job 7645:
## stopwatch
module stopwatch(clk, rst, btnS, btnR, sw, an, seg);
input clk;
input rst;
input btnS, btnR;
input [7:0] sw;
output reg [3:0] an;
output reg [7:0] seg;
reg [3:0] seg_value;
wire [3:0] seg3, seg2, seg1, seg0;
reg adj_sec;
reg adj;
reg digits_on;
wire one_hz_clk;
wire two_hz_clk;
wire segment_clk;
wire blink_clk;
wire debounce_clk;
wire one_hz_rise;
wire two_hz_rise;
wire segment_rise;
wire blink_rise;
wire debounce_rise;
reg [31:0] sec_counter;
reg [1:0] seg_index;
clock #(.start_time(0), .end_time(200)) my_one_hz_clk(.in(clk), .rst(rst), .out(one_hz_clk), .rise(one_hz_rise));
clock #(.start_time(0), .end_time(100)) my_two_hz_clk(.in(clk), .rst(rst), .out(two_hz_clk), .rise(two_hz_rise));
clock #(.start_time(0), .end_time(4)) my_segment_clk(.in(clk), .rst(rst), .out(segment_clk), .rise(segment_rise));
clock #(.start_time(0), .end_time(20)) my_blink_clk(.in(clk), .rst(rst), .out(blink_clk), .rise(blink_rise));
clock #(.start_time(0), .end_time(10)) my_debounce_clk(.in(clk), .rst(rst), .out(debounce_clk), .rise(debounce_rise));
wire [1:0] next_index = seg_index + 2'd1;
assign seg0 = (sec_counter % 60)  % 10;
assign seg1 = (sec_counter % 60)  / 10;
assign seg2 = (sec_counter / 60)  % 10;
assign seg3 = (sec_counter / 600) % 10;
always @(*) begin
    case (next_index)
        0: seg_value = (digits_on || ~sw[1]) ? seg0 : 10;
        1: seg_value = (digits_on || ~sw[1]) ? seg1 : 10;
        2: seg_value = (digits_on ||  sw[1]) ? seg2 : 10;
        default: seg_value = (digits_on ||  sw[1]) ? seg3 : 10;
    endcase
end
always @(posedge clk) begin
    if (rst) begin
        adj_sec   <= 1'b0;
        adj       <= 1'b0;
        seg_index <= 2'd0;
        an        <= 4'b1111;
  ...
Size: about 4,100 cells after synthesis, about 220 flip-flops, about 24 I/O pins, ~27,000 um^2 of cells after synthesis.
export LEC_CHECK = 0
export ABC_AREA = 1
export CAP_MARGIN = 20
export CORE_MARGIN = 2
export CORE_UTILIZATION = 72
export CTS_CLUSTER_DIAMETER = 192
export CTS_CLUSTER_SIZE = 99
export PLACE_DENSITY = 0.4
export SETUP_SLACK_MARGIN = -1.54
export SLEW_MARGIN = 20
create_clock -name core_clock -period 15.5 [get_ports {clk}]
run.sh (not shown) runs the stock make flow with config.mk's settings and CLKGATE_MAP_FILE=.
Stage in which a tool error killed job 7645: clock tree synthesis.
## Diff of input files: job 989 against job 7645
- ABC_AREA: 1 -> unset
- SETUP_SLACK_MARGIN: -1.54 -> unset
- CTS_CLUSTER_DIAMETER: 192 -> unset
- CORE_UTILIZATION: 72 -> 66
- PLACE_DENSITY: 0.4 -> unset
- CORE_ASPECT_RATIO: unset -> 0.5
- CTS_CLUSTER_SIZE: 99 -> unset
- MAX_ROUTING_LAYER: unset -> met4
- the clock period (ns, I/O delays scaled along): 15.5 -> 19.1
[summary]
- Job 7645 and job 989: no clean run
- Job 7645: it failed with a tool error in clock tree synthesis, so there are no final results.
- Relative to job 7645, register share after synthesis has gone down in job 989.
- The standard cell area after detailed placement number comes out lower for job 7645 vs job 989.
- Compared job 989 vs job 7645, and fraction of synthesized area in multiplexers is up in job 989.
- Number of standard cells reported by yosys, job 7645 and job 989: larger value in job 989
- Diff job 7645 -> job 989: proportion of synthesized flip-flops having asynchronous set or reset stayed essentially flat; post-synthesis share of cell area spent on xor and xnor gates grew by 1.5 points.
- Overall die height: job 989 vs job 7645 down 21%
Edits applied to the flow inputs when going from job 989 to job 3669:
- GPL_TIMING_DRIVEN newly set to 1
- ABC_AREA newly set to 1
- PLACE_DENSITY_LB_ADDON newly set to 0.08
- SETUP_SLACK_MARGIN newly set to 2.26
- CTS_CLUSTER_SIZE newly set to 14
- CAP_MARGIN changed from 20 to 15
- TNS_END_PERCENT newly set to 85
- CORE_ASPECT_RATIO removed (was 0.5)
- MAX_ROUTING_LAYER removed (was met4)
- CELL_PAD_IN_SITES_DETAIL_PLACEMENT newly set to 0
- CORE_UTILIZATION changed from 66 to 72
- CTS_CLUSTER_DIAMETER newly set to 276
- Cell total in the yosys stat output in job 3669 is about 1.4% lower than in job 989
- Job 3669 — minimum setup slack after placement 1.01 ns higher, job 989 as reference
- Seen in the log of job 3669: GRT-0232 during global routing, after which the run never completed.
- Comparing aoi/oai-family share of the synthesized area for job 989 and job 3669, the smaller number came from job 3669.
What job 6536 does differently from job 3669 at the input level:
- clearing ABC_AREA, which used to be 1
- clearing CELL_PAD_IN_SITES_DETAIL_PLACEMENT, which used to be 0
- swapping 72 for 40 in CORE_UTILIZATION
- clearing TNS_END_PERCENT, which used to be 85
- clearing SETUP_SLACK_MARGIN, which used to be 2.26
- clearing PLACE_DENSITY_LB_ADDON, which used to be 0.08
- clearing GPL_TIMING_DRIVEN, which used to be 1
- swapping 15 for 20 in CAP_MARGIN
- clearing CTS_CLUSTER_SIZE, which used to be 14
- clearing CTS_CLUSTER_DIAMETER, which used to be 276
- swapping 19.1 for 27.9 in the clock period (ns, I/O delays scaled along)
==> comparison <==
Job 6536 | status: complete | timing, DRC, antenna: pass
[compare] base=job 3669 new=job 6536: global placer's final weighted congestion went down 9.1%; post-cts repair resize count went down 412; xor/xnor share of the synthesized area went up 1.5 points; post-synthesis sequential area ratio went down 1.9 points.
Of job 6536 and job 3669, job 6536 shows the higher die size, with job 3669 below it.
The yosys-reported design area after synthesis of job 6536 is higher than that of job 3669.
The run showing the smaller placed instance count is job 3669.

* * *

Setup of v46:
stopwatch again, from the RTL that the note above started with.
export LEC_CHECK = 0
export CAP_MARGIN = 0
export CORE_MARGIN = 2
export CORE_UTILIZATION = 70
export CTS_CLUSTER_DIAMETER = 357
export CTS_CLUSTER_SIZE = 47
export SETUP_SLACK_MARGIN = -1.5
export SLEW_MARGIN = 20
create_clock -name core_clock -period 16.2 [get_ports {clk}]
Flow for v46 halted at clock tree synthesis, error code DPL-0038.
Inputs modified between v46 and v9:
# v46
export LEC_CHECK = 0
export CAP_MARGIN = 0
export CORE_MARGIN = 2
export CORE_UTILIZATION = 70
export CTS_CLUSTER_DIAMETER = 357
export CTS_CLUSTER_SIZE = 47
export SETUP_SLACK_MARGIN = -1.5
export SLEW_MARGIN = 20
create_clock -name core_clock -period 16.2 [get_ports {clk}]
# v9
export LEC_CHECK = 0
export CAP_MARGIN = 20
export CORE_MARGIN = 2
export CORE_UTILIZATION = 72
export CTS_CLUSTER_SIZE = 54
export SLEW_MARGIN = 20
create_clock -name core_clock -period 19.1 [get_ports {clk}]
- In v9 the detailed-placement wirelength estimate turned out about 30% lower than in v46.
- Compared to v46, v9 has vertical die size 2.9 um lower.
- On area of the placeable core, v9 does better than v46.
- v9 gives more global placement routability congestion than v46 did.
- | number of rows in the core area | higher: v46 |
- v9 did not make it past global routing, where a tool error ended it.
What v43 does differently from v9 at the input level:
# v9
export LEC_CHECK = 0
export CAP_MARGIN = 20
export CORE_MARGIN = 2
export CORE_UTILIZATION = 72
export CTS_CLUSTER_SIZE = 54
export SLEW_MARGIN = 20
create_clock -name core_clock -period 19.1 [get_ports {clk}]
# v43
export LEC_CHECK = 0
export CAP_MARGIN = 20
export CORE_MARGIN = 2
export CORE_UTILIZATION = 70
export CTS_CLUSTER_SIZE = 47
export SETUP_SLACK_MARGIN = 4.31
export SLEW_MARGIN = 20
create_clock -name core_clock -period 16.2 [get_ports {clk}]
Findings:
FAIL v43 @ clock tree synthesis: tool exited with error
Number of synthesized register bits essentially unchanged between v9 and v43.
Summary of v43 over v9: placer congestion estimate +2.9%, overall die height climbed 1.4%, placed cell area went up 14%, multiplexer share of the synthesized area saw little to no change.
v43 gives more placement row count than v9 did.
Modified inputs, v57 compared to v43
# v43
export LEC_CHECK = 0
export CAP_MARGIN = 20
export CORE_MARGIN = 2
export CORE_UTILIZATION = 70
export CTS_CLUSTER_SIZE = 47
export SETUP_SLACK_MARGIN = 4.31
export SLEW_MARGIN = 20
create_clock -name core_clock -period 16.2 [get_ports {clk}]
# v57
export LEC_CHECK = 0
export CAP_MARGIN = 20
export CORE_MARGIN = 2
export CORE_UTILIZATION = 31
export SLEW_MARGIN = 20
create_clock -name core_clock -period 27.9 [get_ports {clk}]
Results
v57 against v43; cell area reported after detailed placement is down by more than 10%. v57 closes out successfully: all stages finished, all timing, DRC and antenna checks passed. Summary of the comparison: final weighted congestion in routability-driven placement is lower in v57, relative to v43. [compare] base=v43 new=v57: chip area grew by 120%, horizontal die dimension grew by about 50%, row count grew by 50%, number of distinct library cells after synthesis held steady.

* * *

## P
stopwatch again, from the RTL that the note above started with.
==> flow/design.v (excerpt) <==
module stopwatch(clk, rst, btnS, btnR, sw, an, seg);
input clk;
input rst;
input btnS, btnR;
input [7:0] sw;
output reg [3:0] an;
output reg [7:0] seg;
reg [3:0] seg_value;
wire [3:0] seg3, seg2, seg1, seg0;
reg adj_sec;
reg adj;
reg digits_on;
wire one_hz_clk;
wire two_hz_clk;
wire segment_clk;
wire blink_clk;
wire debounce_clk;
wire one_hz_rise;
wire two_hz_rise;
wire segment_rise;
wire blink_rise;
wire debounce_rise;
reg [31:0] sec_counter;
reg [1:0] seg_index;
clock #(.start_time(0), .end_time(200)) my_one_hz_clk(.in(clk), .rst(rst), .out(one_hz_clk), .rise(one_hz_rise));
clock #(.start_time(0), .end_time(100)) my_two_hz_clk(.in(clk), .rst(rst), .out(two_hz_clk), .rise(two_hz_rise));
clock #(.start_time(0), .end_time(4)) my_segment_clk(.in(clk), .rst(rst), .out(segment_clk), .rise(segment_rise));
clock #(.start_time(0), .end_time(20)) my_blink_clk(.in(clk), .rst(rst), .out(blink_clk), .rise(blink_rise));
clock #(.start_time(0), .end_time(10)) my_debounce_clk(.in(clk), .rst(rst), .out(debounce_clk), .rise(debounce_rise));
wire [1:0] next_index = seg_index + 2'd1;
assign seg0 = (sec_counter % 60)  % 10;
assign seg1 = (sec_counter % 60)  / 10;
assign seg2 = (sec_counter / 60)  % 10;
assign seg3 = (sec_counter / 600) % 10;
always @(*) begin
    case (next_index)
        0: seg_value = (digits_on || ~sw[1]) ? seg0 : 10;
        1: seg_value = (digits_on || ~sw[1]) ? seg1 : 10;
        2: seg_value = (digits_on ||  sw[1]) ? seg2 : 10;
        default: seg_value = (digits_on ||  sw[1]) ? seg3 : 10;
    endcase
end
always @(posedge clk) begin
    if (rst) begin
        adj_sec   <= 1'b0;
        adj       <= 1'b0;
        seg_index <= 2'd0;
        an        <= 4'b1111;
        seg       <= 8'b11111111;
    end else if (segment_rise) begin
        adj_sec   <= sw[1];
        adj       <= sw[0];
        seg_index <= next_index;
        an        <= ~(4'b0001 << next_index);
        case (seg_value)
            0: seg <= ~8'b11111100;
            1: seg <= ~8'b01100000;
            2: seg <= ~8'b11011010;
            3: seg <= ~8'b11110010;
            4: seg <= ~8'b01100110;
  ...
==> flow/config.mk <==
export PLATFORM = sky130hd
export DESIGN_NAME = stopwatch
export DESIGN_NICKNAME = stopwatch
export VERILOG_FILES = /design/flow/design.v
export SDC_FILE = /design/flow/constraint.sdc
export NUM_CORES = 4
export LEC_CHECK = 0
export ABC_AREA = 1
export CAP_MARGIN = 30
export CELL_PAD_IN_SITES_DETAIL_PLACEMENT = 0
export CORE_MARGIN = 2
export CORE_UTILIZATION = 68
export CTS_CLUSTER_DIAMETER = 276
export CTS_CLUSTER_SIZE = 14
export GPL_TIMING_DRIVEN = 1
export PLACE_DENSITY_LB_ADDON = 0.19
export SETUP_SLACK_MARGIN = -1.3
export SLEW_MARGIN = 5
export TNS_END_PERCENT = 85
==> flow/constraint.sdc <==
create_clock -name core_clock -period 18.2 [get_ports {clk}]
set_input_delay 3.6400 -clock core_clock [delete_from_list [all_inputs] [get_ports {clk}]]
set_output_delay 3.6400 -clock core_clock [all_outputs]
set_load 0.01 [all_outputs]
P finished every stage; the final checks, however, were not passed, the failures being negative setup slack.
Input changes introduced in Q (baseline for comparison: P):
- SLEW_MARGIN now 20, was 5
- TNS_END_PERCENT no longer set, was 85
- SETUP_SLACK_MARGIN no longer set, was -1.3
- CAP_MARGIN now 20, was 30
- CELL_PAD_IN_SITES_DETAIL_PLACEMENT no longer set, was 0
- CTS_CLUSTER_SIZE no longer set, was 14
- CORE_UTILIZATION now 40, was 68
- ABC_AREA no longer set, was 1
- GPL_TIMING_DRIVEN no longer set, was 1
- PLACE_DENSITY_LB_ADDON no longer set, was 0.19
- CTS_CLUSTER_DIAMETER no longer set, was 276
- the clock period (ns, I/O delays scaled along) now 30.0, was 18.2
Results
- Every stage of the flow completed for Q, and the final layout passed the timing, design-rule and antenna checks.
- Against P, Q reports a share of the cycle needed by the critical path after routing that is lower.
- Looking at total placed cells including tap cells, Q sits about 3.7% higher than P does.
- P → Q: via count increased by 3,941 relative to the old numbers, synthesized area per cell increased by about 12% relative to the old numbers, post-synth design cell area increased by 13% relative to the old numbers, met1 track utilization from global routing decreased by 8.5 points relative to the old numbers.
- Re wire length: P was lower than Q.
- In the reports for P and Q, the larger area of combinational cells with multiple inputs belongs to Q.
- Q vs. P: number of placement rows went up by 28.
